$ cat design/flow/run.sh
#!/bin/bash
# the make line also repeats each setting of config.mk as NAME=value (left out here)
make -C /OpenROAD-flow-scripts/flow DESIGN_CONFIG=/design/flow/config.mk WORK_HOME=/design/flow/orfs CLKGATE_MAP_FILE= finish
$ cat design/flow/config.mk
export PLATFORM = sky130hd
export DESIGN_NAME = cache
export DESIGN_NICKNAME = cache
export VERILOG_FILES = /design/flow/design.v
export SDC_FILE = /design/flow/constraint.sdc
export NUM_CORES = 4
export LEC_CHECK = 0
export ABC_AREA = 0
export CAP_MARGIN = 20
export CELL_PAD_IN_SITES_DETAIL_PLACEMENT = 0
export CELL_PAD_IN_SITES_GLOBAL_PLACEMENT = 0
export CORE_MARGIN = 3
export CORE_UTILIZATION = 68
export CTS_CLUSTER_SIZE = 74
export GPL_TIMING_DRIVEN = 1
export HOLD_SLACK_MARGIN = 0.17
export MAX_ROUTING_LAYER = met5
export MIN_ROUTING_LAYER = met1
export PLACE_DENSITY_LB_ADDON = 0.0
export SETUP_SLACK_MARGIN = 1.24
export SLEW_MARGIN = 20
export TNS_END_PERCENT = 15
$ cat design/flow/constraint.sdc
create_clock -name core_clock -period 4.33 [get_ports {clk}]
set_input_delay 0.8660 -clock core_clock [delete_from_list [all_inputs] [get_ports {clk}]]
set_output_delay 0.8660 -clock core_clock [all_outputs]
set_load 0.01 [all_outputs]
$ cat design/flow/design.v
module Ram (
    input  wire        clka,
    input  wire        ena,
    input  wire [ 3:0] wea,
    input  wire [ 2:0] addra,
    input  wire [31:0] dina,
    output reg  [31:0] douta
);
reg [31:0] mem [0:7];
integer b;
always @(posedge clka) begin
    if (ena) begin
        for (b = 0; b < 4; b = b + 1) begin
            if (wea[b])
                mem[addra][b*8 +: 8] <= dina[b*8 +: 8];
        end
        douta <= {wea[3] ? dina[31:24] : mem[addra][31:24],
                  wea[2] ? dina[23:16] : mem[addra][23:16],
                  wea[1] ? dina[15: 8] : mem[addra][15: 8],
                  wea[0] ? dina[ 7: 0] : mem[addra][ 7: 0]};
    end
end
endmodule
module tagv_ram (
    input  wire        clka,
    input  wire        resetn,
    input  wire        ena,
    input  wire        wea,
    input  wire [ 2:0] addra,
    input  wire [25:0] dina,
    output reg  [25:0] douta
);
reg [24:0] tag_mem [0:7];
reg [ 7:0] v_mem;
always @(posedge clka) begin
    if (ena & wea)
        tag_mem[addra] <= dina[25:1];
end
always @(posedge clka) begin
    if (!resetn)
        v_mem <= 8'b0;
    else if (ena & wea)
        v_mem[addra] <= dina[0];
end
always @(posedge clka) begin
    if (ena)
        douta <= wea ? dina : {tag_mem[addra], v_mem[addra]};
end
endmodule
module cache(
    input  wire         clk,
    input  wire         resetn,
    input  wire         valid,
    input  wire         op,
    input  wire [ 2: 0] index,
    input  wire [24: 0] tag,
    input  wire [ 3: 0] offset,
    input  wire [ 3: 0] wstrb,
    input  wire [31: 0] wdata,
    output wire         addr_ok,
    output wire         data_ok,
    output wire [31: 0] rdata,
    output wire         rd_req,
    output wire [ 2: 0] rd_type,
    output wire [31: 0] rd_addr,
    input  wire         rd_rdy,
    input  wire         ret_valid,
    input  wire         ret_last,
    input  wire [31: 0] ret_data,
    output wire         wr_req,
    output wire [ 2: 0] wr_type,
    output wire [31: 0] wr_addr,
    output wire [ 3: 0] wr_wstrb,
    output wire [127:0] wr_data,
    input  wire         wr_rdy
);
parameter idle = 3'b000,lookup = 3'b001,miss = 3'b010,replace = 3'b011,refill = 3'b100;
reg op_reg; 
reg [ 2:0] index_reg;
reg [24:0] tag_reg;
reg [ 3:0] offset_reg;
reg [ 3:0] wstrb_reg;
reg [31:0] wdata_reg;
reg [2:0] state_main;
wire way0_hit;
wire way1_hit;
wire cache_hit;
wire [31:0] way0_load_word;
wire [31:0] way1_load_word;
wire load_res;
wire random; 
wire replace_data;
wire replace_tag;
wire replace_v;
wire replace_d;
reg [1:0] return_num;
reg w_way_reg;
reg [2:0] w_index_reg;
reg [3:0] w_offset_reg;
reg [3:0] w_wstrb_reg;
reg [31:0] w_data_reg;
wire [24:0] way0_tag;
wire way0_v;
wire wea_tagv0;
wire [2:0] addra_tagv0;
wire [25:0] dina_tagv0;
assign wea_tagv0 = ret_valid & ret_last & ~replace_way;
assign addra_tagv0 = ({3{state_main == lookup  || state_main == idle}} & index)
                 | ({3{state_main == miss || state_main == replace || state_main == refill}} & index_reg);
assign dina_tagv0 = {tag_reg,1'b1};                 
tagv_ram tagv_ram_way0 (
  .clka(clk),     
  .resetn(resetn),
  .ena(1'b1),       
  .wea(wea_tagv0),       
  .addra(addra_tagv0),   
  .dina(dina_tagv0),     
  .douta({way0_tag,way0_v})   
);
reg [7:0] way0_d_reg;
wire way0_d;
assign way0_d = way0_d_reg[index_reg];
always@(posedge clk)begin
    if(!resetn)
        way0_d_reg <= 8'b0;
    else if(wr_state & ~w_way_reg)
        way0_d_reg[w_index_reg] <= 1'b1;
    else if(state_main == refill & ret_valid & ret_last &~replace_way)
        way0_d_reg[index_reg] <= op_reg;    
end
wire [127:0] way0_data;
wire [2:0] addra_way0_bank0;
wire [3:0] wea_way0_bank0;
wire [31:0] dina_way0_bank0;
wire [2:0] addra_way0_bank1;
wire [3:0] wea_way0_bank1;
wire [31:0] dina_way0_bank1;
wire [2:0] addra_way0_bank3;
wire [3:0] wea_way0_bank3;
wire [31:0] dina_way0_bank3;
wire [2:0] addra_way0_bank2;
wire [3:0] wea_way0_bank2;
wire [31:0] dina_way0_bank2;
assign addra_way0_bank0 = (wr_state & ~w_offset_reg[3]&~w_offset_reg[2]) ? w_index_reg : 
                        addr_ok ? index : index_reg ;
assign wea_way0_bank0 = ({4{wr_state & ~w_offset_reg[3]&~w_offset_reg[2] & ~w_way_reg}} & w_wstrb_reg ) 
                     |({4{state_main == refill & (return_num == 2'd0) & ret_valid & ~replace_way}}); 
assign dina_way0_bank0 = ({32{wr_state}} & w_data_reg)  
                      | ({32{state_main == refill}})& (
                       ~offset_reg[3]&~offset_reg[2] & op_reg ? {
                                        wstrb_reg[3] ? wdata_reg[31:24] : ret_data[31:24],
                                        wstrb_reg[2] ? wdata_reg[23:16] : ret_data[23:16],
                                        wstrb_reg[1] ? wdata_reg[15: 8] : ret_data[15: 8],
                                        wstrb_reg[0] ? wdata_reg[ 7: 0] : ret_data[ 7: 0]
                                    } : ret_data);
Ram bank0_ram_way0 (  
  .clka(clk),     
  .ena(1'b1),       
  .wea(wea_way0_bank0),       
  .addra(addra_way0_bank0),   
  .dina(dina_way0_bank0),     
  .douta(way0_data[31:0])   
);
assign addra_way0_bank1 = (wr_state & ~w_offset_reg[3]&w_offset_reg[2]) ? w_index_reg : 
                        addr_ok ? index : index_reg ;
assign wea_way0_bank1 = ({4{wr_state & ~w_offset_reg[3]&w_offset_reg[2] & ~w_way_reg}} & w_wstrb_reg ) 
                     |({4{state_main == refill & (return_num == 2'd1) & ret_valid & ~replace_way}}); 
assign dina_way0_bank1 = ({32{wr_state}} & w_data_reg)  
                      | ({32{state_main == refill}})& (
                       ~offset_reg[3]& offset_reg[2] & op_reg ? {
                                        wstrb_reg[3] ? wdata_reg[31:24] : ret_data[31:24],
                                        wstrb_reg[2] ? wdata_reg[23:16] : ret_data[23:16],
                                        wstrb_reg[1] ? wdata_reg[15: 8] : ret_data[15: 8],
                                        wstrb_reg[0] ? wdata_reg[ 7: 0] : ret_data[ 7: 0]
                                    } : ret_data);
Ram bank1_ram_way0 (
  .clka(clk),     
  .ena(1'b1),       
  .wea(wea_way0_bank1),       
  .addra(addra_way0_bank1),   
  .dina(dina_way0_bank1),     
  .douta(way0_data[63:32])   
);
assign addra_way0_bank2 = (wr_state & w_offset_reg[3]&~w_offset_reg[2]) ? w_index_reg : 
                        addr_ok ? index : index_reg ;
assign wea_way0_bank2 = ({4{wr_state & w_offset_reg[3]&~w_offset_reg[2] & ~w_way_reg}} & w_wstrb_reg ) 
                     |({4{state_main == refill & (return_num == 2'd2) & ret_valid & ~replace_way}}); 
assign dina_way0_bank2 = ({32{wr_state}} & w_data_reg)  
                      | ({32{state_main == refill}})& (
                       offset_reg[3]&~offset_reg[2] & op_reg ? {
                                        wstrb_reg[3] ? wdata_reg[31:24] : ret_data[31:24],
                                        wstrb_reg[2] ? wdata_reg[23:16] : ret_data[23:16],
                                        wstrb_reg[1] ? wdata_reg[15: 8] : ret_data[15: 8],
                                        wstrb_reg[0] ? wdata_reg[ 7: 0] : ret_data[ 7: 0]
                                    } : ret_data);
Ram bank2_ram_way0 (
  .clka(clk),     
  .ena(1'b1),       
  .wea(wea_way0_bank2),       
  .addra(addra_way0_bank2),   
  .dina(dina_way0_bank2),     
  .douta(way0_data[95:64])   
);
assign addra_way0_bank3 = (wr_state & w_offset_reg[3]&w_offset_reg[2]) ? w_index_reg : 
                        addr_ok ? index : index_reg ;
assign wea_way0_bank3 = ({4{wr_state & w_offset_reg[3]&w_offset_reg[2] & ~w_way_reg}} & w_wstrb_reg ) 
                     |({4{state_main == refill & (return_num ==2'd3) & ret_valid & ~replace_way}}); 
assign dina_way0_bank3 = ({32{wr_state}} & w_data_reg)  
                      | (({32{state_main == refill}})& (
                       offset_reg[3]&offset_reg[2] & op_reg ? {
                                        wstrb_reg[3] ? wdata_reg[31:24] : ret_data[31:24],
                                        wstrb_reg[2] ? wdata_reg[23:16] : ret_data[23:16],
                                        wstrb_reg[1] ? wdata_reg[15: 8] : ret_data[15: 8],
                                        wstrb_reg[0] ? wdata_reg[ 7: 0] : ret_data[ 7: 0]
                                    } : ret_data));
Ram bank3_ram_way0 (
  .clka(clk),     
  .ena(1'b1),       
  .wea(wea_way0_bank3),       
  .addra(addra_way0_bank3),   
  .dina(dina_way0_bank3),     
  .douta(way0_data[127:96])   
);
wire [24:0] way1_tag;
wire way1_v;
wire wea_tagv1;
wire [2:0] addra_tagv1;
wire [25:0] dina_tagv1;
assign wea_tagv1 = ret_valid & ret_last & replace_way;
assign addra_tagv1 = ({3{state_main == lookup  || state_main == idle}} & index)
                 | ({3{state_main == miss || state_main == replace || state_main == refill}} & index_reg);
assign dina_tagv1 = {tag_reg,1'b1};                 
tagv_ram tagv_ram_way1 (
  .clka(clk),     
  .resetn(resetn),
  .ena(1'b1),       
  .wea(wea_tagv1),       
  .addra(addra_tagv1),   
  .dina(dina_tagv1),     
  .douta({way1_tag,way1_v})   
);
reg [7:0] way1_d_reg;
wire way1_d;
assign way1_d = way1_d_reg[index_reg];
always@(posedge clk)begin
    if(!resetn)
        way1_d_reg <= 8'b0;
    else if(wr_state & w_way_reg)
        way1_d_reg[w_index_reg] <= 1'b1;
    else if(state_main == refill & ret_valid & ret_last & replace_way)
        way1_d_reg[index_reg] <= op_reg;    
end
wire [127:0] way1_data;
wire [2:0] addra_way1_bank0;
wire [3:0] wea_way1_bank0;
wire [31:0] dina_way1_bank0;
wire [2:0] addra_way1_bank1;
wire [3:0] wea_way1_bank1;
wire [31:0] dina_way1_bank1;
wire [2:0] addra_way1_bank3;
wire [3:0] wea_way1_bank3;
wire [31:0] dina_way1_bank3;
wire [2:0] addra_way1_bank2;
wire [3:0] wea_way1_bank2;
wire [31:0] dina_way1_bank2;
assign addra_way1_bank0 = (wr_state & ~w_offset_reg[3]&~w_offset_reg[2]) ? w_index_reg : 
                        addr_ok ? index : index_reg ;
assign wea_way1_bank0 = ({4{wr_state & ~w_offset_reg[3]&~w_offset_reg[2] & w_way_reg}} & w_wstrb_reg ) 
                     |({4{state_main == refill & (return_num == 2'd0) & ret_valid & replace_way}}); 
assign dina_way1_bank0 = ({32{wr_state}} & w_data_reg)  
                      | ({32{state_main == refill}})& (
                       ~offset_reg[3]&~offset_reg[2] & op_reg ? {
                                        wstrb_reg[3] ? wdata_reg[31:24] : ret_data[31:24],
                                        wstrb_reg[2] ? wdata_reg[23:16] : ret_data[23:16],
                                        wstrb_reg[1] ? wdata_reg[15: 8] : ret_data[15: 8],
                                        wstrb_reg[0] ? wdata_reg[ 7: 0] : ret_data[ 7: 0]
                                    } : ret_data);
Ram bank0_ram_way1 (  
  .clka(clk),     
  .ena(1'b1),       
  .wea(wea_way1_bank0),       
  .addra(addra_way1_bank0),   
  .dina(dina_way1_bank0),     
  .douta(way1_data[31:0])   
);
assign addra_way1_bank1 = (wr_state & ~w_offset_reg[3]&w_offset_reg[2]) ? w_index_reg : 
                        addr_ok ? index : index_reg ;
assign wea_way1_bank1 = ({4{wr_state & ~w_offset_reg[3]&w_offset_reg[2] & w_way_reg}} & w_wstrb_reg ) 
                     |({4{state_main == refill & (return_num == 2'd1) & ret_valid & replace_way}}); 
assign dina_way1_bank1 = ({32{wr_state}} & w_data_reg)  
                      | ({32{state_main == refill}})& (
                       ~offset_reg[3]&offset_reg[2] & op_reg ? {
                                        wstrb_reg[3] ? wdata_reg[31:24] : ret_data[31:24],
                                        wstrb_reg[2] ? wdata_reg[23:16] : ret_data[23:16],
                                        wstrb_reg[1] ? wdata_reg[15: 8] : ret_data[15: 8],
                                        wstrb_reg[0] ? wdata_reg[ 7: 0] : ret_data[ 7: 0]
                                    } : ret_data);
Ram bank1_ram_way1 (
  .clka(clk),     
  .ena(1'b1),       
  .wea(wea_way1_bank1),       
  .addra(addra_way1_bank1),   
  .dina(dina_way1_bank1),     
  .douta(way1_data[63:32])   
);
assign addra_way1_bank2 = (wr_state & w_offset_reg[3]&~w_offset_reg[2]) ? w_index_reg : 
                        addr_ok ? index : index_reg ;
assign wea_way1_bank2 = ({4{wr_state & w_offset_reg[3]&~w_offset_reg[2] & w_way_reg}} & w_wstrb_reg ) 
                     |({4{state_main == refill & (return_num == 2'd2) & ret_valid & replace_way}}); 
assign dina_way1_bank2 = ({32{wr_state}} & w_data_reg)  
                      | ({32{state_main == refill}})& (
                       offset_reg[3]&~offset_reg[2] & op_reg ? {
                                        wstrb_reg[3] ? wdata_reg[31:24] : ret_data[31:24],
                                        wstrb_reg[2] ? wdata_reg[23:16] : ret_data[23:16],
                                        wstrb_reg[1] ? wdata_reg[15: 8] : ret_data[15: 8],
                                        wstrb_reg[0] ? wdata_reg[ 7: 0] : ret_data[ 7: 0]
                                    } : ret_data);
Ram bank2_ram_way1 (
  .clka(clk),     
  .ena(1'b1),       
  .wea(wea_way1_bank2),       
  .addra(addra_way1_bank2),   
  .dina(dina_way1_bank2),     
  .douta(way1_data[95:64])   
);
assign addra_way1_bank3 = (wr_state & w_offset_reg[3]&w_offset_reg[2]) ? w_index_reg : 
                        addr_ok ? index : index_reg ;
assign wea_way1_bank3 = ({4{wr_state & w_offset_reg[3]&w_offset_reg[2] & w_way_reg}} & w_wstrb_reg ) 
                     |({4{state_main == refill & (return_num == 2'd3) & ret_valid & replace_way}}); 
assign dina_way1_bank3 = ({32{wr_state}} & w_data_reg)  
                      | ({32{state_main == refill}})& (
                       (offset_reg[3]&offset_reg[2] & op_reg) ? {
                                        wstrb_reg[3] ? wdata_reg[31:24] : ret_data[31:24],
                                        wstrb_reg[2] ? wdata_reg[23:16] : ret_data[23:16],
                                        wstrb_reg[1] ? wdata_reg[15: 8] : ret_data[15: 8],
                                        wstrb_reg[0] ? wdata_reg[ 7: 0] : ret_data[ 7: 0]
                                    } : ret_data);
Ram bank3_ram_way1 (
  .clka(clk),     
  .ena(1'b1),       
  .wea(wea_way1_bank3),       
  .addra(addra_way1_bank3),   
  .dina(dina_way1_bank3),     
  .douta(way1_data[127:96])   
);
always@(posedge clk)begin
    if(!resetn)begin
        op_reg <= 1'b0; 
        index_reg <= 3'b0; 
        tag_reg <= 25'b0; 
        offset_reg <= 4'b0; 
        wstrb_reg <= 4'b0; 
        wdata_reg   <= 32'b0; 
    end
    else if((state_main == idle & valid & !hit_write_cf) |
            (state_main == lookup & (cache_hit & valid & (op | (!op & !hit_write_cf) ))))begin
        op_reg <= op; 
        index_reg <= index; 
        tag_reg <= tag; 
        offset_reg <= offset; 
        wstrb_reg <= wstrb; 
        wdata_reg   <= wdata;         
    end
end
assign way0_hit = way0_v && {way0_tag == tag_reg};
assign way1_hit = way1_v && {way1_tag == tag_reg};
assign cache_hit = way0_hit || way1_hit;
assign way0_load_word = way0_data[offset_reg[3:2]*32 +: 32];
assign way1_load_word = way1_data[offset_reg[3:2]*32 +: 32];
assign load_res = {32{way0_hit}} & way0_load_word
                | {32{way1_hit}} & way1_load_word
                | {32{~cache_hit}} & ret_data;
LFSR u_lfsr(
    .clk(clk),
    .reset(!resetn),
    .lfsr_bit(random)
);                
reg replace_way; 
always@(posedge clk)begin
    if(!resetn)begin
        replace_way <= 1'b0;
    end
    else if(state_main == miss & wr_rdy)begin
        replace_way <= random;
    end
end
always@(posedge clk)begin
    if(!resetn | (state_main == replace && rd_rdy))
        return_num <= 2'b0;
    else if(ret_valid)begin
        return_num <= return_num + 2'b1;
    end
end
always@(posedge clk)begin
    if(!resetn)begin
        state_main <= idle;
    end
    else if(state_main == idle)begin
        if(valid & !hit_write_cf)begin
            state_main <= lookup;       
        end
    end
    else if(state_main == lookup)begin
        if(cache_hit & (!valid | (valid & hit_write_cf)))begin
            state_main <= idle;
        end    
        else if(!cache_hit)begin
            state_main <= miss;
        end 
    end
    else if(state_main == miss)begin
        if(wr_rdy)begin
            state_main <= replace;
        end
    end
    else if(state_main == replace)begin
        if(rd_rdy)begin
            state_main <= refill;
        end
    end
    else if(state_main == refill)begin
        if(ret_valid & ret_last)begin
            state_main <= idle;
        end
    end
    else 
        state_main <= idle;
end
reg wr_state;
wire hit_write_sign;
wire hit_write_cf;
assign hit_write_sign = (state_main == lookup) & op_reg & cache_hit;
assign hit_write_cf = ( (state_main == lookup) & op_reg & (!op & valid) & ({tag,index,offset} == {tag_reg,index_reg,offset_reg}) ) 
                    | ( wr_state & (!op & valid) & (offset[3:2] == w_offset_reg[3:2]));
always@(posedge clk)begin
    if(!resetn)begin
        wr_state <= 1'b0;
        w_way_reg <= 1'b0;
        w_index_reg <= 3'b0;
        w_offset_reg <= 4'b0;
        w_wstrb_reg <= 4'b0;
        w_data_reg <= 32'b0;
    end
    else if(~wr_state)begin
        if(hit_write_sign)begin
            wr_state <= 1'b1;
            w_way_reg <= way1_hit;
            w_index_reg <= index_reg;
            w_offset_reg <= offset_reg;
            w_wstrb_reg <= wstrb_reg;
            w_data_reg <= wdata_reg; 
        end 
    end
    else if(wr_state)begin
        if(hit_write_sign)begin
            w_way_reg <= way1_hit;
            w_index_reg <= index_reg;
            w_offset_reg <= offset_reg;
            w_wstrb_reg <= wstrb_reg;
            w_data_reg <= wdata_reg; 
        end
        else begin
            wr_state <= 1'b0;
        end    
    end
    else 
        wr_state <= 1'b0;
end
assign addr_ok = ((state_main == idle) & !hit_write_cf) || 
                 (state_main == lookup & (cache_hit & valid & (op | (!op & !hit_write_cf) ))); 
assign data_ok = (state_main == lookup & (cache_hit)) ||
                 (state_main == refill && ret_valid && return_num == offset_reg[3:2]);
assign rdata = ({32{state_main == lookup & way0_hit}} & way0_load_word)
             | ({32{state_main == lookup & way1_hit}} & way1_load_word)
             | ({32{state_main == refill}} & ret_data);                  
assign rd_req = (state_main == replace);
assign rd_type = 3'b100;
assign rd_addr = {tag_reg,index_reg,4'd0};
reg wr_req_reg;
assign wr_req = wr_req_reg & 
            ((replace_way) ? (way1_d & way1_v) : (way0_d & way0_v));
assign wr_type = 3'b100;
assign wr_addr = {(replace_way ? way1_tag : way0_tag),index_reg,4'd0};
assign wr_wstrb = 4'b1111;
assign wr_data = replace_way ? way1_data : way0_data;
always@(posedge clk)begin
    if(!resetn)
        wr_req_reg <= 1'b0;
    else if(state_main == miss & wr_rdy)
        wr_req_reg <= 1'b1;
    else if(wr_rdy)
        wr_req_reg <= 1'b0;
end                 
endmodule
module LFSR (
    input wire clk,
    input wire reset,
    output reg lfsr_bit
);
    reg [7:0] lfsr;
    always @(posedge clk) begin
        if (reset) begin
            lfsr <= 8'h1;  
        end else begin
            lfsr <= {lfsr[6:0], lfsr[7] ^ lfsr[5]};  
        end
    end
    always @(posedge clk) begin
        if (reset) begin
            lfsr_bit <= 1'b0;
        end else begin
            lfsr_bit <= lfsr[0];  
        end
    end
endmodule
==> results of run 1 <==
==> metrics by stage <==
stage | std cells | setup slack [ns] | power (uW) | utilization [%] | hold WS, ns
final | 9337 | -1.09 | 57400 | 84.3 | 0.442
after global routing | 9325 | -1.20 | 58600 | 84.2 | 0.447
after CTS | 9302 | -1.18 | 57200 | 83.7 | 0.445
after detailed placement | 8800 | -0.956 | 34600 | 78.0 | 0.419
after global placement | 8798 | -0.990 | 34500 | 77.9 | 0.413
after floorplan | 5875 | 0.120 | 31500 | - | 0.412
==> area by class of cell <==
type	count	area share, %
multi-input cells	2819	24.5
diodes	13	0.0243
repair buffers	1297	9.24
well taps	2072	1.94
inverters	27	0.0983
clock buffers	354	5.66
clock inverters	129	0.771
flip-flops and latches	2626	57.7
==> metal layers <==
layer	vias up	track usage, %
met5	-	0
met4	14	22.1
met3	999	12.9
met2	5175	62.5
met1	33800	56.2
li1	26300	-
==> what timing repair did <==
item                       4_1_cts  5_1_grt
pin swaps                       26       50
resized                        233      104
setup buffers                   15       20
cloned                           4        1
setup endpoints to repair     2559     2976
==> out/results.ini, run 1 <==
[run_status]
status=failed layout checks
so_faults=setup timing

[power]
p_leak_uw=0.0440
power.internal_uw=43600
combinationalPower_uw=6690
p_sw_uw=13800
pwr-share-seq_pct=48.4
sw_frac_of_total_pct=24.0
power.density_nw_per_um2=430
pwr.group.clock_uw=23000
power_leader=sequential cells
pwr-share-comb_pct=11.6
p_seq_uw=27800
ir_drop_mv=0.589
power_frac_clock_pct=40.0

[final_timing]
relSlewSlack_pct=14.0
period_used_pct=125
period_needed_ns=5.42
drv_slew=0
worst_pin_slew_ns=1.25
grt_setup_unrepaired=true
fin_worst_skew_ns=0.0473
fin_setup_tns_ns=-1146.24
setup_violations=2202
finalHoldViolCount=0
worst_slack_ns=-1.09
fmax_ghz=0.184

[hold_path]
min_from=u_lfsr.lfsr[6]$_SDFF_PN0_
hold_path_class=reg2reg
whs_endpoint=u_lfsr.lfsr[7]$_SDFF_PN0_
hold_depth=1

[critical_path]
crit_chain=buf_4 -> mux4_2 -> mux2i_1 -> xnor2_1 -> nor3_1 -> nand4b_1 -> buf_4 -> nor4_4 -> buf_4 -> nand2_8 -> buf_12 -> clkbuf_16 -> nor2_4 -> a21oi_1 -> o21ai_1 -> buf_2
crit_type=reg2out
arrival_ns=4.56
crit_cells=16
ff2ff_setup_slack_ns=-0.70
critPathBufInv=6
crit_end=rdata[5]
critPathMostFrequentCell=buf_4
slowest_stage=mux4_2
reg2regPathDepth=20
path_max_fanout=11
cp-end-kind=primary output
crit_family=buffers and inverters
crit_path_start_kind=flop
required_ns=3.46
r2r-end=bank2_ram_way0.mem[0][12]$_DFFE_PP_
critPathMaxStageDelay_ns=0.51

[floorplanning]
core_area_um2=159000
io_pins=346
fp_util_pct=68.6
rows=146
die_x_um=406
fp.dieH_um=406
die_area_um2=165000

[routing]
met2_length_mm=156
drt-total-wl_mm=341
via_count=66300
antenna_left=0
remaining_drc_errors=0
top_layer_used=met5
dr.pass1.iters=10
drt_iter0_markers=10400
wl_met1_mm=115
routed_via_density=7.10
wl_met3_mm=47.9
wire_per_inst_um=36.5

[finish]
area_growth_pct=22.9
num-fill-cells=7122
stdcell_area_um2=134000
flop_area_um2=77100
nets=7176
logic_area_um2=32800

[placed_design]
io_buffers=327
gp_congestion=0.964
hpwl_mm=226
placed_area_um2=124000

[cts]
cts_hold_buf=0
clockBufferDepth=4
clock_latency_ns=0.94
cts_tree=done
numCtsBuffers=281
cts_sinks=2626
htreeDepth=5
root_buffer=clkbuf_16
path_clk_slew_ns=0.06

[synthesis]
ys_types=80
ys_warn_count=4
synthArstFlopShare_pct=0
ys_cells=5859
yosysTopAreaCell=edfxtp_1
most_common_cell=edfxtp_1
synth.cell_area_um2=109000
synth-seq-area-share_pct=70.9
syn_inst=5859
ys_sh_simple_pct=3.29
topCellsByArea=edfxtp_1 (68%), mux4_2 (13%), mux2i_1 (6.5%), dfxtp_1 (3.3%), o21ai_0 (0.98%)
numSynthFlops=2626
synthTopLogicFamily=multiplexers
edf_count=2448
synth_top_area_share_pct=67.6
mux_area_share_pct=19.8
ys_area_um2=109000
aoi_share_pct=3.43
flop_cell=edfxtp_1
fa_ha_area_share_pct=0.184
postSynthAreaPerCell_um2=18.6
synth-xor-area-share_pct=0.636
top_cells_by_count=edfxtp_1 (2448), mux2i_1 (710), mux4_2 (624)

[grt]
antenna_found_initial=14
grt_pass1_wl_mm=481
grt-ovfl-total=0
track_usage_pct=41.8
grt_max_degree=65
grt_pass1_vias=66200

[job]
warning_count=43
maxCapViolations=0

==> run 2: changes to the inputs <==
ABC_AREA = not set   (was 0)
CELL_PAD_IN_SITES_DETAIL_PLACEMENT = not set   (was 0)
CELL_PAD_IN_SITES_GLOBAL_PLACEMENT = not set   (was 0)
CORE_MARGIN = 2   (was 3)
CORE_UTILIZATION = 40   (was 68)
CTS_CLUSTER_SIZE = not set   (was 74)
GPL_TIMING_DRIVEN = not set   (was 1)
HOLD_SLACK_MARGIN = not set   (was 0.17)
MAX_ROUTING_LAYER = not set   (was met5)
MIN_ROUTING_LAYER = not set   (was met1)
PLACE_DENSITY_LB_ADDON = not set   (was 0.0)
SETUP_SLACK_MARGIN = 0.41   (was 1.24)
TNS_END_PERCENT = not set   (was 15)
clock period = 7.62 ns   (was 4.33 ns; I/O delays follow)
==> out/results.ini, run 2 <==
[synthesis]
aoi_share_pct=3.43
fa_ha_area_share_pct=0.184
synthArstFlopShare_pct=0
top_cells_by_count=edfxtp_1 (2448), mux2i_1 (710), mux4_2 (624)
synth.cell_area_um2=109000
yosysTopAreaCell=edfxtp_1
syn_inst=5859
topCellsByArea=edfxtp_1 (68%), mux4_2 (13%), mux2i_1 (6.5%), dfxtp_1 (3.3%), o21ai_0 (0.98%)
synth-xor-area-share_pct=0.636
postSynthAreaPerCell_um2=18.6
flop_cell=edfxtp_1
mux_area_share_pct=19.8
numSynthFlops=2626
ys_sh_simple_pct=3.29
synthTopLogicFamily=multiplexers
edf_count=2448
ys_warn_count=4
ys_cells=5859
synth_top_area_share_pct=67.6
ys_types=80
synth-seq-area-share_pct=70.9
ys_area_um2=109000
most_common_cell=edfxtp_1

[final_timing]
worst_pin_slew_ns=1.16
relSlewSlack_pct=20.2
grt_setup_unrepaired=false
fin_setup_tns_ns=0
drv_slew=0
finalHoldViolCount=0
period_needed_ns=7.08
period_used_pct=92.9
fmax_ghz=0.141
fin_worst_skew_ns=0.0682
setup_violations=0

[routing]
via_count=62000
drt-total-wl_mm=340
routed_via_density=5.95
antenna_left=0
dr.pass1.iters=8
drt_iter0_markers=8569
remaining_drc_errors=0
wire_per_inst_um=32.6

[power]
pwr.group.clock_uw=13700
pwr-share-comb_pct=9.6
power_frac_clock_pct=41.9
p_seq_uw=15900
p_leak_uw=0.0411
power.density_nw_per_um2=254
combinationalPower_uw=3160
pwr-share-seq_pct=48.5
sw_frac_of_total_pct=23.9
power.internal_uw=24900
ir_drop_mv=0.174
p_sw_uw=7850
power_leader=sequential cells

[hold_path]
min_from=u_lfsr.lfsr[2]$_SDFF_PN0_
hold_depth=1
hold_path_class=reg2reg
whs_endpoint=u_lfsr.lfsr[3]$_SDFF_PN0_

[finish]
stdcell_count=10400
num-fill-cells=22400
nets=6746
area_growth_pct=18.7

[cts]
cts_sinks=2626
path_clk_slew_ns=0.06
htreeDepth=5
clockBufferDepth=4
numCtsBuffers=291
clock_latency_ns=0.88
root_buffer=clkbuf_16
cts_hold_buf=0
cts_tree=done

[critical_path]
cp-end-kind=primary output
crit_end=addr_ok
r2r-end=bank1_ram_way0.mem[6][10]$_DFFE_PP_
arrival_ns=5.56
crit_path_start_kind=flop
crit_cells=14
path_max_fanout=49
ff2ff_setup_slack_ns=1.36
critPathBufInv=5
reg2regPathDepth=13
crit_chain=buf_12 -> mux4_2 -> mux2i_1 -> nor2_1 -> a211oi_1 -> nand4_1 -> nor4_4 -> buf_4 -> nand2_2 -> buf_12 -> and2_1 -> o21ai_2 -> buf_4 -> clkdlybuf4s50_1
crit_type=reg2out
critPathMaxStageDelay_ns=0.59
required_ns=6.10
crit_family=buffers and inverters
slowest_stage=dfxtp_4

[floorplanning]
fp.dieH_um=525
io_pins=346
fp_util_pct=40.2
die_area_um2=276000
die_x_um=525
rows=191
core_area_um2=271000

[job]
maxCapViolations=0
warning_count=43

[grt]
grt-ovfl-total=0
track_usage_pct=24.1
antenna_found_initial=28
grt_pass1_vias=60600
grt_pass1_wl_mm=473
grt_max_degree=109

[placed_design]
gp_congestion=0.939
hpwl_mm=236
dp.cells=9886
io_buffers=327

[run_status]
status=complete, no violations

run 2: stage by stage:
| step | hold WS, ns | setup WS [ns] | util [%] | instance area [um^2] | total power, uW |
|---|---|---|---|---|---|
| 4_1_cts | 0.386 | 0.383 | 47.6 | 129000 | 32900 |
| 5_1_grt | 0.416 | 0.436 | 47.7 | 129000 | 33600 |
| 3_5_place_dp | 0.423 | 0.762 | 44.2 | 120000 | 19300 |
| 2_1_floorplan | 0.412 | 2.94 | - | 109000 | 17800 |
| 3_3_place_gp | 0.421 | 0.760 | 44.1 | 119000 | 19300 |
| 6_report | 0.384 | 0.539 | 47.7 | 129000 | 32800 |
run 2: repair_timing:
action | 4_1_cts | 5_1_grt
resized | 4 | 7
gates cloned | 1 | 0
setup endpoints to repair | 24 | 11
buffers inserted | 5 | 5
run 2: cell type report:
class | count | area (um^2) | area share, %
Sequential cell | 2626 | 77100 | 59.8
Multi-Input combinational cell | 2819 | 30400 | 23.6
Timing Repair Buffer | 857 | 7780 | 6.02
Clock buffer | 349 | 7690 | 5.96
Tap cell | 3570 | 4470 | 3.46
Clock inverter | 161 | 1480 | 1.14
Inverter | 27 | 116 | 0.0901
Antenna cell | 8 | 20.0 | 0.0155
run 2: layer usage:
layer | share of wire [%] | vias up | GRT usage, %
met5 | 0.016 | - | 0
met4 | 3.7 | 8 | 8.40
met3 | 9.9 | 546 | 5.80
met2 | 46 | 3349 | 37.1
met1 | 40 | 32600 | 33.6
li1 | - | 25500 | -
==> run 3: changes to the inputs <==
CORE_UTILIZATION = 72   (was 40)
CTS_CLUSTER_SIZE = 40   (was not set)
HOLD_SLACK_MARGIN = 0.3   (was not set)
PLACE_DENSITY = 0.65   (was not set)
SETUP_SLACK_MARGIN = not set   (was 0.41)
clock period = 5.54 ns   (was 7.62 ns; I/O delays follow)
==> out/results.ini, run 3 <==
[synthesis]
most_common_cell=edfxtp_1
ys_area_um2=109000
synth_top_area_share_pct=67.6
synth.cell_area_um2=109000
yosysTopAreaCell=edfxtp_1
ys_cells=5859
ys_sh_simple_pct=3.29
topCellsByArea=edfxtp_1 (68%), mux4_2 (13%), mux2i_1 (6.5%), dfxtp_1 (3.3%), o21ai_0 (0.98%)
edf_count=2448
top_cells_by_count=edfxtp_1 (2448), mux2i_1 (710), mux4_2 (624)
synth-seq-area-share_pct=70.9
ys_types=80
synthArstFlopShare_pct=0
ys_warn_count=4
synth-xor-area-share_pct=0.636
numSynthFlops=2626
syn_inst=5859
postSynthAreaPerCell_um2=18.6
synthTopLogicFamily=multiplexers
mux_area_share_pct=19.8
aoi_share_pct=3.43
flop_cell=edfxtp_1
fa_ha_area_share_pct=0.184

[placed_design]
pre_cts_slack_ns=-0.315
gp_congestion=1.04
io_buffers=327
hpwl_mm=227

[grt]
grt_max_degree=82
track_usage_pct=45.8
grt_pass1_wl_mm=486
grt-ovfl-total=0
antenna_found_initial=28
grt_pass1_vias=65300

[job]
maxCapViolations=0
warning_count=43

[power]
sw_frac_of_total_pct=24.5
combinationalPower_uw=4750
power_leader=sequential cells
p_sw_uw=10700
total_power_uw=43600
p_seq_uw=21800
power.internal_uw=33000
power_frac_clock_pct=39.2
p_leak_uw=0.0417
power.density_nw_per_um2=340
ir_drop_mv=0.328
pwr-share-seq_pct=49.9
pwr-share-comb_pct=10.9
pwr.group.clock_uw=17100

[cts]
root_buffer=clkbuf_16
htreeDepth=4
cts_hold_buf=0
clockBufferDepth=3
cts_sinks=2626
clock_latency_ns=0.87
cts_tree=done
numCtsBuffers=238
path_clk_slew_ns=0.07

[run_status]
status=failed layout checks
so_faults=setup timing

[floorplanning]
fp.dieH_um=393
die_area_um2=154000
die_x_um=393
fp_util_pct=72.5
io_pins=346
rows=142
core_area_um2=150000

[routing]
drt_iter0_markers=11400
routed_via_density=7.44
dr.pass1.iters=9
wire_per_inst_um=39.1
antenna_left=0
remaining_drc_errors=0
drt-total-wl_mm=350
via_count=66700

[critical_path]
crit_chain=buf_12 -> mux4_2 -> mux2i_1 -> mux2i_1 -> clkdlybuf4s50_1
crit_type=reg2out
r2r-end=bank0_ram_way0.mem[1][19]$_DFFE_PP_
path_max_fanout=40
critPathMostFrequentCell=mux2i_1
cp-end-kind=primary output
crit_path_start_kind=flop
required_ns=4.43
slowest_stage=clkdlybuf4s50_1
critPathMaxStageDelay_ns=0.73
reg2regPathDepth=19
ff2ff_setup_slack_ns=0.10
arrival_ns=4.51
critPathBufInv=2
crit_family=multiplexers
crit_cells=5
crit_end=wr_data[79]

[finish]
nets=6847
area_growth_pct=17.9

[hold_path]
min_from=w_data_reg[0]$_SDFFE_PN0P_
hold_path_class=reg2reg
hold_depth=2
whs_endpoint=w_data_reg[0]$_SDFFE_PN0P_

[final_timing]
fin_worst_skew_ns=0.0561
drv_slew=0
period_used_pct=101
finalHoldViolCount=0
setup_violations=3
worst_slack_ns=-0.0765
fmax_ghz=0.178
period_needed_ns=5.62
worst_pin_slew_ns=1.37
relSlewSlack_pct=7.64
timing.hold.ws_ns=0.451

[run 3: per-stage QoR]
stage	instances	cell area, um^2	utilization, %	TNS (ns)
floorplan	5875	109000	-	0
global placement	8459	119000	79.5	-26.49
detailed placement	8460	119000	79.5	-21.10
CTS	8940	128000	85.2	-0.139
global route	8955	128000	85.5	-0.0555
finish	8966	128000	85.5	-0.135
[run 3: repair_timing]
| item | in CTS | in global routing |
|---|---|---|
| setup endpoints to repair | 62 | 68 |
| setup buffers | 22 | 16 |
| endpoints found under the hold margin | 0 | 0 |
| cloned | 3 | 0 |
| pin swaps | 12 | 11 |
| resized | 175 | 57 |
[run 3: final cells by class]
type / count / area, um^2
diodes: 12 / 30.0
clock buffers: 307 / 6480
multi-input cells: 2819 / 30800
clock inverters: 148 / 1580
well taps: 2016 / 2520
fillers: 6443 / 21700
repair buffers: 1011 / 9580
flip-flops and latches: 2626 / 77100
inverters: 27 / 116
[run 3: metal layers]
metal / vias up / track usage (%) / part of all wire [%]
met5: - / 0 / 0.10
met4: 34 / 25.6 / 7.2
met3: 1320 / 16.5 / 15
met2: 6249 / 68.7 / 46
met1: 33500 / 59.0 / 32
li1: 25600 / - / -
==> run 4: changes to the inputs <==
CELL_PAD_IN_SITES_DETAIL_PLACEMENT = 1   (was not set)
CELL_PAD_IN_SITES_GLOBAL_PLACEMENT = 0   (was not set)
CORE_ASPECT_RATIO = 1.09   (was not set)
CORE_UTILIZATION = 23   (was 72)
CTS_CLUSTER_SIZE = not set   (was 40)
HOLD_SLACK_MARGIN = not set   (was 0.3)
MIN_ROUTING_LAYER = met1   (was not set)
PLACE_DENSITY = not set   (was 0.65)
PLACE_DENSITY_LB_ADDON = 0.14   (was not set)
SETUP_SLACK_MARGIN = -0.23   (was not set)
clock period = 4.95 ns   (was 5.54 ns; I/O delays follow)
==> out/results.ini, run 4 <==
[cts]
cts_sinks=2626
htreeDepth=5
cts_hold_buf=0
numCtsBuffers=311
clock_latency_ns=0.96
clockBufferDepth=4
cts_tree=done
path_clk_slew_ns=0.06
root_buffer=clkbuf_16

[critical_path]
critPathMostFrequentCell=buf_12
critPathMaxStageDelay_ns=0.58
critPathBufInv=7
crit_type=reg2out
crit_chain=buf_6 -> buf_12 -> mux4_2 -> mux2i_2 -> xnor2_1 -> or4_4 -> nor4b_4 -> buf_4 -> nand4_1 -> buf_6 -> buf_16 -> buf_12 -> and2_4 -> o21ai_4 -> buf_12
required_ns=3.96
ff2ff_setup_slack_ns=-0.45
crit_end=addr_ok
rr_startpoint=tag_reg[18]$_SDFFE_PN0P_
reg2regPathDepth=17
cp-end-kind=primary output
crit_path_start_kind=flop
crit_cells=15
arrival_ns=4.74
slowest_stage=or4_4
crit_family=simple AND/OR/NAND/NOR gates
r2r-end=bank0_ram_way0.mem[0][20]$_DFFE_PP_
path_max_fanout=6

[final_timing]
relSlewSlack_pct=21.9
worst_pin_slew_ns=1.15
period_used_pct=116
drv_slew=0
fmax_ghz=0.175
worst_slack_ns=-0.777
period_needed_ns=5.73
fin_worst_skew_ns=0.0933
setup_violations=1924
grt_setup_unrepaired=true
finalHoldViolCount=0

[synthesis]
ys_area_um2=109000
postSynthAreaPerCell_um2=18.6
flop_cell=edfxtp_1
syn_inst=5859
synth.cell_area_um2=109000
ys_cells=5859
topCellsByArea=edfxtp_1 (68%), mux4_2 (13%), mux2i_1 (6.5%), dfxtp_1 (3.3%), o21ai_0 (0.98%)
synthTopLogicFamily=multiplexers
top_cells_by_count=edfxtp_1 (2448), mux2i_1 (710), mux4_2 (624)
numSynthFlops=2626
ys_warn_count=4
edf_count=2448
synth-seq-area-share_pct=70.9
ys_sh_simple_pct=3.29
yosysTopAreaCell=edfxtp_1
synth_top_area_share_pct=67.6
ys_types=80
synthArstFlopShare_pct=0
aoi_share_pct=3.43
most_common_cell=edfxtp_1
synth-xor-area-share_pct=0.636
mux_area_share_pct=19.8
fa_ha_area_share_pct=0.184

[floorplanning]
rows=263
fp_util_pct=23.1
fp.dieH_um=722
io_pins=346
die_area_um2=478000
die_x_um=663
core_area_um2=471000

[power]
power_leader=sequential cells
pwr-share-comb_pct=11.7
pwr.group.clock_uw=22300
total_power_uw=52800
pwr-share-seq_pct=46.1
power_frac_clock_pct=42.3
sw_frac_of_total_pct=25.2
power.density_nw_per_um2=376
power.internal_uw=39500
p_sw_uw=13300
p_leak_uw=0.0449
p_seq_uw=24300
ir_drop_mv=0.276
combinationalPower_uw=6170

[grt]
grt-ovfl-total=0
track_usage_pct=17.7
grt_pass1_vias=67300
grt_pass1_wl_mm=588
antenna_found_initial=43
grt_max_degree=76

[job]
maxCapViolations=0
warning_count=41

[hold_path]
min_from=u_lfsr.lfsr[6]$_SDFF_PN0_
whs_endpoint=u_lfsr.lfsr[7]$_SDFF_PN0_
hold_path_class=reg2reg
hold_depth=1

[routing]
wire_per_inst_um=31.7
remaining_drc_errors=0
dr.pass1.iters=7
drt_iter0_markers=5005
via_count=63600
antenna_left=0
drt-total-wl_mm=433
routed_via_density=4.65

[run_status]
so_faults=setup timing
status=failed layout checks

[finish]
area_growth_pct=29.3
nets=7315
stdcell_area_um2=141000
stdcell_count=13700

[placed_design]
dp.cells=13000
hpwl_mm=310
gp_congestion=0.819
placed_area_um2=128000
io_buffers=327

## run 4: timing repair
item,in CTS,in global routing
buffers inserted,57,27
gates resized,363,180
endpoints found under the setup margin,2086,2065
gates cloned,6,1
pin swaps,54,48
## run 4: area by class of cell
type	instances	area, um^2
antenna	13	32.5
clock buffer	410	8340
clock inverter	149	1350
fill	48300	330000
inverter	27	121
multi-input combinational	2819	32100
sequential	2626	77100
tap	6227	7790
timing repair buffer	1406	13700
## run 4: stage by stage
stage / setup TNS (ns) / utilization [%] / hold WS [ns] / worst slack (ns)
2_1_floorplan: 0 / - / 0.412 / 0.328
3_3_place_gp: -2839.06 / 27.2 / 0.421 / -2.32
3_5_place_dp: -2544.78 / 27.2 / 0.424 / -1.67
4_1_cts: -811.82 / 29.6 / 0.441 / -0.904
5_1_grt: -641.29 / 29.8 / 0.450 / -0.911
6_report: -446.34 / 29.8 / 0.431 / -0.777
## run 4: per-layer routing
layer	track usage, %	up-vias	share of wire, %
li1	-	26600	-
met4	4.77	10	3.0
met5	0	-	0.013
met2	29.8	1566	49
met1	23.8	34900	44
met3	2.43	483	4.7
==> run 5: changes to the inputs <==
CELL_PAD_IN_SITES_DETAIL_PLACEMENT = not set   (was 1)
CELL_PAD_IN_SITES_GLOBAL_PLACEMENT = not set   (was 0)
CORE_ASPECT_RATIO = not set   (was 1.09)
CORE_UTILIZATION = 68   (was 23)
MIN_ROUTING_LAYER = not set   (was met1)
PLACE_DENSITY_LB_ADDON = not set   (was 0.14)
SETUP_SLACK_MARGIN = not set   (was -0.23)
clock period = 5.36 ns   (was 4.95 ns; I/O delays follow)
==> out/results.ini, run 5 <==
[run_status]
status=failed layout checks
so_faults=setup timing

[floorplanning]
die_area_um2=163000
fp.dieH_um=404
core_area_um2=159000
fp_util_pct=68.6
rows=146
die_x_um=404
io_pins=346

[power]
ir_drop_mv=0.391
p_sw_uw=10600
power_frac_clock_pct=39.7
sw_frac_of_total_pct=23.4
power.density_nw_per_um2=352
power_leader=sequential cells
pwr-share-comb_pct=10.7
combinationalPower_uw=4840
p_leak_uw=0.0420
p_seq_uw=22500
pwr.group.clock_uw=18000
power.internal_uw=34700
pwr-share-seq_pct=49.6

[critical_path]
arrival_ns=4.37
crit_end=addr_ok
critPathMaxStageDelay_ns=0.56
ff2ff_setup_slack_ns=-0.02
critPathMostFrequentCell=buf_12
crit_path_start_kind=flop
crit_chain=buf_12 -> buf_8 -> mux4_2 -> mux2i_4 -> xnor2_2 -> or4_4 -> nor4b_4 -> nand4_1 -> buf_12 -> and2_4 -> o21ai_4 -> buf_6
r2r-end=bank3_ram_way0.mem[1][22]$_DFFE_PP_
cp-end-kind=primary output
crit_family=simple AND/OR/NAND/NOR gates
critPathBufInv=4
path_max_fanout=7
reg2regPathDepth=16
crit_cells=12
crit_type=reg2out
required_ns=4.29
slowest_stage=mux4_2

[finish]
stdcell_count=9048
area_growth_pct=18.5
nets=6903
stdcell_area_um2=129000

[routing]
drt-total-wl_mm=324
drt_iter0_markers=10600
dr.pass1.iters=7
antenna_left=0
wire_per_inst_um=35.8
via_count=64100
remaining_drc_errors=0
routed_via_density=7.08

[synthesis]
ys_warn_count=4
syn_inst=5859
ys_cells=5859
synth.cell_area_um2=109000
numSynthFlops=2626
ys_area_um2=109000
flop_cell=edfxtp_1
postSynthAreaPerCell_um2=18.6
edf_count=2448
aoi_share_pct=3.43
synth-seq-area-share_pct=70.9
synth_top_area_share_pct=67.6
top_cells_by_count=edfxtp_1 (2448), mux2i_1 (710), mux4_2 (624)
ys_sh_simple_pct=3.29
yosysTopAreaCell=edfxtp_1
mux_area_share_pct=19.8
synthArstFlopShare_pct=0
synth-xor-area-share_pct=0.636
ys_types=80
synthTopLogicFamily=multiplexers
topCellsByArea=edfxtp_1 (68%), mux4_2 (13%), mux2i_1 (6.5%), dfxtp_1 (3.3%), o21ai_0 (0.98%)
fa_ha_area_share_pct=0.184
most_common_cell=edfxtp_1

[final_timing]
fin_worst_skew_ns=0.0493
fmax_ghz=0.184
finalHoldViolCount=0
worst_slack_ns=-0.0841
fin_setup_tns_ns=-1.58
timing.hold.ws_ns=0.438
drv_slew=0
period_needed_ns=5.44
grt_setup_unrepaired=true
period_used_pct=102
relSlewSlack_pct=8.11
worst_pin_slew_ns=1.36
setup_violations=40

[placed_design]
io_buffers=327
pre_cts_slack_ns=-0.348
placed_area_um2=119000
hpwl_mm=221
dp.cells=8527
gp_congestion=0.970

[cts]
cts_tree=done
path_clk_slew_ns=0.06
clockBufferDepth=4
root_buffer=clkbuf_16
clock_latency_ns=0.93
htreeDepth=5
cts_sinks=2626
numCtsBuffers=275
cts_hold_buf=0

[grt]
antenna_found_initial=28
grt-ovfl-total=0
track_usage_pct=40.0
grt_pass1_vias=62500
grt_max_degree=100
grt_pass1_wl_mm=455

[hold_path]
min_from=u_lfsr.lfsr[3]$_SDFF_PN0_
hold_path_class=reg2reg
whs_endpoint=u_lfsr.lfsr[4]$_SDFF_PN0_
hold_depth=1

[job]
maxCapViolations=0
warning_count=44

==> run 5: layout make-up <==
class                      count  area [um^2]
sequential                  2626        77100
multi-input combinational   2819        31200
fill                        7869        29700
timing repair buffer        1030         9430
clock buffer                 360         7450
tap                         2072         2590
clock inverter               103          853
inverter                      27          116
antenna                       11         27.5
==> run 5: repair_timing <==
item	4_1_cts	5_1_grt
setup buffers	35	10
gates cloned	3	2
gates resized	271	148
pin swaps	31	36
endpoints found under the setup margin	37	994
==> run 5: per-layer routing <==
layer / share of wire (%) / global-route usage, % / vias up
met1: 35 / 55.4 / 32700
li1: - / - / 25700
met5: 0.069 / 0.327 / -
met3: 14 / 11.4 / 880
met4: 6.1 / 19.9 / 24
met2: 45 / 59.3 / 4717
==> run 5: metrics by stage <==
stage	util (%)	power, uW
after floorplan	-	25300
after global placement	74.9	27400
after detailed placement	75.0	27400
after CTS	80.7	45200
after global routing	81.2	46200
final	81.2	45300
==> run 6: changes to the inputs <==
ABC_AREA = 0   (was not set)
CELL_PAD_IN_SITES_DETAIL_PLACEMENT = 0   (was not set)
CELL_PAD_IN_SITES_GLOBAL_PLACEMENT = 0   (was not set)
CORE_MARGIN = 3   (was 2)
CORE_UTILIZATION = 72   (was 68)
CTS_CLUSTER_DIAMETER = 361   (was not set)
CTS_CLUSTER_SIZE = 24   (was not set)
GPL_TIMING_DRIVEN = 1   (was not set)
HOLD_SLACK_MARGIN = 0.17   (was not set)
MAX_ROUTING_LAYER = met5   (was not set)
MIN_ROUTING_LAYER = met1   (was not set)
PLACE_DENSITY_LB_ADDON = 0.0   (was not set)
SETUP_SLACK_MARGIN = 1.24   (was not set)
TNS_END_PERCENT = 15   (was not set)
clock period = 4.33 ns   (was 5.36 ns; I/O delays follow)
==> out/results.ini, run 6 <==
[floorplanning]
fp.dieH_um=395
rows=141
fp_util_pct=73.0
io_pins=346
die_area_um2=156000
die_x_um=395
core_area_um2=149000

[synthesis]
fa_ha_area_share_pct=0.184
syn_inst=5859
synth-seq-area-share_pct=70.9
synthTopLogicFamily=multiplexers
synth_top_area_share_pct=67.6
synth.cell_area_um2=109000
mux_area_share_pct=19.8
numSynthFlops=2626
flop_cell=edfxtp_1
ys_area_um2=109000
ys_cells=5859
aoi_share_pct=3.43
top_cells_by_count=edfxtp_1 (2448), mux2i_1 (710), mux4_2 (624)
ys_sh_simple_pct=3.29
yosysTopAreaCell=edfxtp_1
most_common_cell=edfxtp_1
edf_count=2448
topCellsByArea=edfxtp_1 (68%), mux4_2 (13%), mux2i_1 (6.5%), dfxtp_1 (3.3%), o21ai_0 (0.98%)
synthArstFlopShare_pct=0
ys_types=80
ys_warn_count=4
synth-xor-area-share_pct=0.636
postSynthAreaPerCell_um2=18.6

[power]
pwr-share-comb_pct=14.6
ir_drop_mv=0.483
p_sw_uw=12000
power.internal_uw=35800
pwr.group.clock_uw=13100
combinationalPower_uw=6980
sw_frac_of_total_pct=25.2
power_leader=sequential cells
power_frac_clock_pct=27.4
p_leak_uw=0.0420
pwr-share-seq_pct=58.0
p_seq_uw=27700
power.density_nw_per_um2=369

[cts]
numCtsBuffers=119
root_buffer=clkbuf_16
clockBufferDepth=3
htreeDepth=3
cts_sinks=2626
clock_latency_ns=0.81
path_clk_slew_ns=0.10
cts_tree=done
cts_hold_buf=0

[hold_path]
min_from=u_lfsr.lfsr[0]$_SDFF_PN1_
whs_endpoint=u_lfsr.lfsr[1]$_SDFF_PN0_
hold_depth=1
hold_path_class=reg2reg

[grt]
grt_pass1_vias=66300
track_usage_pct=45.5
grt_pass1_wl_mm=496
antenna_found_initial=27
grt-ovfl-total=0
grt_max_degree=72

[critical_path]
crit_chain=buf_4 -> buf_4 -> nor2b_2 -> buf_4 -> buf_4 -> a22oi_1 -> a21boi_1 -> nor3_2 -> nand4b_1 -> nor4_4 -> buf_4 -> nand2_8 -> buf_12 -> clkbuf_16 -> nor2_4 -> a21oi_1 -> o21ai_2 -> buf_2
reg2regPathDepth=20
crit_family=buffers and inverters
critPathBufInv=8
r2r-end=bank0_ram_way1.mem[5][18]$_DFFE_PP_
crit_type=reg2out
crit_path_start_kind=flop
ff2ff_setup_slack_ns=-0.67
crit_cells=18
critPathMostFrequentCell=buf_4
arrival_ns=4.35
path_max_fanout=8
cp-end-kind=primary output
crit_end=rdata[10]
critPathMaxStageDelay_ns=0.44
slowest_stage=dfxtp_4
required_ns=3.46

[final_timing]
grt_setup_unrepaired=true
fin_worst_skew_ns=0.0394
fin_setup_tns_ns=-1064.49
fmax_ghz=0.192
period_needed_ns=5.22
setup_violations=2177
finalHoldViolCount=0
worst_pin_slew_ns=1.20
period_used_pct=121
drv_slew=0
relSlewSlack_pct=19.6
worst_slack_ns=-0.889

[routing]
dr.pass1.iters=12
antenna_left=0
drt_iter0_markers=11500
drt-total-wl_mm=359
wire_per_inst_um=39.6
remaining_drc_errors=0
via_count=68200
routed_via_density=7.52

[finish]
fin_util_pct=86.9
stdcell_count=9070
stdcell_area_um2=129000
nets=7065
area_growth_pct=19.0
num-fill-cells=6009

[job]
maxCapViolations=0
warning_count=43

[placed_design]
pre_cts_slack_ns=-1.20
hpwl_mm=234
placed_area_um2=123000
dp.cells=8700
gp_congestion=0.978
io_buffers=327

[run_status]
so_faults=setup timing
status=failed layout checks

==> run 6: final cells by class <==
type                            instances  area, um^2  share of cell area (%)
Antenna cell                           21        52.6                  0.0406
Clock buffer                          220        3360                    2.59
Clock inverter                          7         106                  0.0822
Inverter                               27         149                   0.115
Multi-Input combinational cell       2819       33100                    25.6
Sequential cell                      2626       77100                    59.6
Tap cell                             2002        2500                    1.93
Timing Repair Buffer                 1348       13100                    10.1
==> run 6: through the flow <==
| stage | hold slack [ns] | total power (uW) |
|---|---|---|
| 2_1_floorplan | 0.412 | 31500 |
| 3_3_place_gp | 0.419 | 34500 |
| 3_5_place_dp | 0.432 | 34600 |
| 4_1_cts | 0.457 | 47100 |
| 5_1_grt | 0.463 | 48600 |
| 6_report | 0.448 | 47800 |
==> run 6: timing repair <==
action | in CTS | in global routing
endpoints found under the setup margin | 2389 | 2457
gates resized | 369 | 135
setup buffers | 64 | 53
cloned | 2 | 2
pin swaps | 77 | 59
==> run 6: routing by layer <==
layer | global-route usage (%) | vias to the layer above | share of wire, %
met1 | 58.5 | 34000 | 30
met4 | 27.0 | 22 | 8.2
li1 | - | 25900 | -
met2 | 69.6 | 6804 | 46
met3 | 14.1 | 1423 | 15
met5 | 0 | - | 0.041
==> run 7: changes to the inputs <==
ABC_AREA = not set   (was 0)
CELL_PAD_IN_SITES_DETAIL_PLACEMENT = not set   (was 0)
CELL_PAD_IN_SITES_GLOBAL_PLACEMENT = not set   (was 0)
CORE_MARGIN = 2   (was 3)
CTS_CLUSTER_DIAMETER = 63   (was 361)
CTS_CLUSTER_SIZE = 21   (was 24)
GPL_TIMING_DRIVEN = not set   (was 1)
HOLD_SLACK_MARGIN = 0.29   (was 0.17)
MAX_ROUTING_LAYER = not set   (was met5)
MIN_ROUTING_LAYER = not set   (was met1)
PLACE_DENSITY_LB_ADDON = not set   (was 0.0)
SETUP_SLACK_MARGIN = 1.11   (was 1.24)
TNS_END_PERCENT = 80   (was 15)
clock period = 4.23 ns   (was 4.33 ns; I/O delays follow)
==> out/results.ini, run 7 <==
[synthesis]
edf_count=2448
numSynthFlops=2626
ys_area_um2=109000
syn_inst=5859
yosysTopAreaCell=edfxtp_1
ys_sh_simple_pct=3.29
synth.cell_area_um2=109000
flop_cell=edfxtp_1
fa_ha_area_share_pct=0.184
ys_warn_count=4
ys_cells=5859
ys_types=80
synthTopLogicFamily=multiplexers
topCellsByArea=edfxtp_1 (68%), mux4_2 (13%), mux2i_1 (6.5%), dfxtp_1 (3.3%), o21ai_0 (0.98%)
aoi_share_pct=3.43
synthArstFlopShare_pct=0
most_common_cell=edfxtp_1
top_cells_by_count=edfxtp_1 (2448), mux2i_1 (710), mux4_2 (624)
synth-seq-area-share_pct=70.9
postSynthAreaPerCell_um2=18.6
mux_area_share_pct=19.8
synth-xor-area-share_pct=0.636
synth_top_area_share_pct=67.6

[critical_path]
critPathMaxStageDelay_ns=0.46
crit_path_start_kind=flop
crit_cells=17
critPathBufInv=7
slowest_stage=o21ai_0
required_ns=3.38
cp-end-kind=primary output
crit_end=rdata[18]
path_max_fanout=8
arrival_ns=4.53
crit_type=reg2out
critPathMostFrequentCell=buf_4
r2r-end=bank3_ram_way1.mem[3][8]$_DFFE_PP_
crit_family=AND-OR/OR-AND gates
reg2regPathDepth=19
crit_chain=buf_12 -> buf_4 -> buf_4 -> mux2i_1 -> a22o_1 -> o21ai_0 -> o311a_1 -> nand4_1 -> nor4_4 -> buf_4 -> nand2_8 -> buf_12 -> buf_6 -> nor2_2 -> a21oi_1 -> o21ai_4 -> buf_6
ff2ff_setup_slack_ns=-1.10

[power]
ir_drop_mv=0.688
pwr-share-seq_pct=54.7
power_frac_clock_pct=32.1
power_leader=sequential cells
combinationalPower_uw=6850
pwr-share-comb_pct=13.2
power.internal_uw=38900
p_sw_uw=13000
sw_frac_of_total_pct=25.1
power.density_nw_per_um2=398
pwr.group.clock_uw=16700
p_seq_uw=28400
p_leak_uw=0.0425

[routing]
via_count=67500
wire_per_inst_um=38.2
drt_iter0_markers=11400
dr.pass1.iters=13
remaining_drc_errors=0
drt-total-wl_mm=349
routed_via_density=7.39
antenna_left=0

[grt]
antenna_found_initial=22
track_usage_pct=44.7
grt_pass1_vias=66200
grt_max_degree=72
grt-ovfl-total=0
grt_pass1_wl_mm=479

[cts]
cts_hold_buf=0
root_buffer=clkbuf_16
clock_latency_ns=0.83
clockBufferDepth=3
cts_tree=done
path_clk_slew_ns=0.08
numCtsBuffers=158
cts_sinks=2626
htreeDepth=4

[floorplanning]
core_area_um2=150000
rows=142
fp.dieH_um=393
die_x_um=393
die_area_um2=154000
fp_util_pct=72.5
io_pins=346

[final_timing]
grt_setup_unrepaired=true
fin_worst_skew_ns=0.0370
relSlewSlack_pct=21.8
worst_slack_ns=-1.15
timing.hold.ws_ns=0.444
setup_violations=2318
finalHoldViolCount=0
period_used_pct=127
drv_slew=0
fmax_ghz=0.186
period_needed_ns=5.38
worst_pin_slew_ns=1.14

[placed_design]
placed_area_um2=124000
hpwl_mm=228
io_buffers=327
gp_congestion=0.970

[hold_path]
whs_endpoint=u_lfsr.lfsr[7]$_SDFF_PN0_
hold_path_class=reg2reg
hold_depth=1
min_from=u_lfsr.lfsr[6]$_SDFF_PN0_

[job]
maxCapViolations=0
warning_count=44

[run_status]
status=failed layout checks
so_faults=setup timing

[finish]
area_growth_pct=20.0
stdcell_area_um2=131000
nets=7105

==> run 7: area by class of cell <==
class / count / area [um^2]
antenna: 13 / 32.5
clock buffer: 221 / 4370
sequential: 2626 / 77100
timing repair buffer: 1349 / 12800
clock inverter: 60 / 732
tap: 2016 / 2520
inverter: 27 / 134
multi-input combinational: 2819 / 32800
fill: 6058 / 19400
==> run 7: layer usage <==
| metal | share of wire, % | wire length [um] | vias up | GRT usage, % |
|---|---|---|---|---|
| li1 | - | - | 26000 | - |
| met1 | 31 | 108000 | 33700 | 57.5 |
| met4 | 7.3 | 25500 | 28 | 24.3 |
| met2 | 46 | 161000 | 6384 | 68.2 |
| met5 | 0.053 | 185 | - | 0 |
| met3 | 16 | 54400 | 1381 | 15.2 |
==> run 7: metrics by stage <==
step	util, %	total power [uW]	setup TNS [ns]	setup slack (ns)	instances
after floorplan	-	32300	0	0.0431	5875
after global placement	82.6	35200	-1779.19	-1.25	8769
after detailed placement	82.6	35300	-1720.25	-1.26	8769
after CTS	86.5	51400	-1469.26	-0.971	9082
after global routing	87.0	52800	-1949.36	-1.15	9120
final	87.0	51900	-1958.37	-1.15	9131
==> run 7: repair_timing <==
| item | 4_1_cts | 5_1_grt |
|---|---|---|
| gates resized | 282 | 92 |
| setup buffers | 30 | 36 |
| hold endpoints to repair | 0 | 0 |
| gates cloned | 2 | 0 |
| pin swaps | 42 | 43 |
| endpoints found under the setup margin | 2367 | 2468 |
==> run 8: changes to the inputs <==
CORE_UTILIZATION = 40   (was 72)
CTS_CLUSTER_DIAMETER = not set   (was 63)
CTS_CLUSTER_SIZE = not set   (was 21)
HOLD_SLACK_MARGIN = not set   (was 0.29)
SETUP_SLACK_MARGIN = not set   (was 1.11)
TNS_END_PERCENT = not set   (was 80)
clock period = 7.62 ns   (was 4.23 ns; I/O delays follow)
==> out/results.ini, run 8 <==
[run_status]
status=complete, no violations

[synthesis]
synth-seq-area-share_pct=70.9
mux_area_share_pct=19.8
flop_cell=edfxtp_1
synth.cell_area_um2=109000
fa_ha_area_share_pct=0.184
edf_count=2448
synthArstFlopShare_pct=0
syn_inst=5859
yosysTopAreaCell=edfxtp_1
aoi_share_pct=3.43
top_cells_by_count=edfxtp_1 (2448), mux2i_1 (710), mux4_2 (624)
synthTopLogicFamily=multiplexers
most_common_cell=edfxtp_1
synth_top_area_share_pct=67.6
ys_cells=5859
ys_types=80
ys_area_um2=109000
synth-xor-area-share_pct=0.636
numSynthFlops=2626
postSynthAreaPerCell_um2=18.6
ys_sh_simple_pct=3.29
ys_warn_count=4
topCellsByArea=edfxtp_1 (68%), mux4_2 (13%), mux2i_1 (6.5%), dfxtp_1 (3.3%), o21ai_0 (0.98%)

[power]
p_sw_uw=7840
power_frac_clock_pct=41.9
pwr-share-seq_pct=48.5
total_power_uw=32800
power.density_nw_per_um2=254
p_leak_uw=0.0410
combinationalPower_uw=3130
power_leader=sequential cells
sw_frac_of_total_pct=23.9
pwr.group.clock_uw=13700
p_seq_uw=15900
pwr-share-comb_pct=9.5
power.internal_uw=24900
ir_drop_mv=0.175

[critical_path]
crit_type=reg2out
crit_end=addr_ok
crit_cells=14
reg2regPathDepth=13
cp-end-kind=primary output
critPathBufInv=5
crit_family=buffers and inverters
path_max_fanout=62
slowest_stage=mux4_2
crit_path_start_kind=flop
required_ns=6.10
crit_chain=buf_12 -> mux4_2 -> mux2i_1 -> nor2_1 -> a211oi_1 -> nand4_1 -> nor4_2 -> buf_4 -> nand2_2 -> buf_12 -> and2_1 -> o21ai_1 -> buf_4 -> clkdlybuf4s50_1
r2r-end=bank1_ram_way1.mem[4][28]$_DFFE_PP_
arrival_ns=5.96
critPathMaxStageDelay_ns=0.62
ff2ff_setup_slack_ns=1.19

[finish]
area_growth_pct=18.6
num-fill-cells=22400
fin_util_pct=47.7
flop_area_um2=77100
nets=6736
logic_area_um2=30400

[final_timing]
period_needed_ns=7.49
worst_pin_slew_ns=1.22
period_used_pct=98.2
grt_setup_unrepaired=false
fmax_ghz=0.134
fin_setup_tns_ns=0
worst_slack_ns=0.134
fin_worst_skew_ns=0.0669
setup_violations=0
drv_slew=0
finalHoldViolCount=0
relSlewSlack_pct=19.0

[cts]
htreeDepth=5
numCtsBuffers=291
path_clk_slew_ns=0.06
clockBufferDepth=4
cts_tree=done
cts_sinks=2626
clock_latency_ns=0.88
cts_hold_buf=0
root_buffer=clkbuf_16

[placed_design]
gp_congestion=0.939
pre_cts_slack_ns=0.762
io_buffers=327
hpwl_mm=236

[routing]
wire_per_inst_um=32.6
drt-total-wl_mm=340
via_count=62000
antenna_left=0
routed_via_density=5.95
drt_iter0_markers=8746
dr.pass1.iters=8
remaining_drc_errors=0

[job]
maxCapViolations=0
warning_count=42

[floorplanning]
io_pins=346
fp_util_pct=40.2
die_x_um=525
die_area_um2=276000
fp.dieH_um=525
core_area_um2=271000
rows=191

[grt]
grt_max_degree=109
grt-ovfl-total=0
antenna_found_initial=29
grt_pass1_wl_mm=473
track_usage_pct=24.1
grt_pass1_vias=60600

[hold_path]
hold_path_class=reg2reg
whs_endpoint=u_lfsr.lfsr[3]$_SDFF_PN0_
hold_depth=1
min_from=u_lfsr.lfsr[2]$_SDFF_PN0_

[run 8: metal layers]
layer	track usage (%)	vias up	routed length [um]
met5	0	-	53
met4	8.40	8	12800
met3	5.78	561	33000
met2	37.0	3284	156000
met1	33.6	32600	138000
li1	-	25500	-
[run 8: timing repair]
item,in CTS,in global routing
setup buffers,1,0
resized,1,1
setup endpoints to repair,1,1
[run 8: stage by stage]
stage | hold WS, ns | instances | area, um^2
after global placement | 0.421 | 9875 | 119000
after floorplan | 0.412 | 5875 | 109000
after CTS | 0.386 | 10400 | 129000
after global routing | 0.416 | 10400 | 129000
final | 0.387 | 10400 | 129000
after detailed placement | 0.423 | 9886 | 120000
[run 8: cell type report]
type | instances | share of cell area [%]
inverters | 27 | 0.0902
multi-input cells | 2819 | 23.6
flip-flops and latches | 2626 | 59.8
repair buffers | 847 | 5.92
diodes | 11 | 0.0213
clock inverters | 161 | 1.14
clock buffers | 349 | 5.97
well taps | 3570 | 3.46
Power and IR drop assume default switching activity.
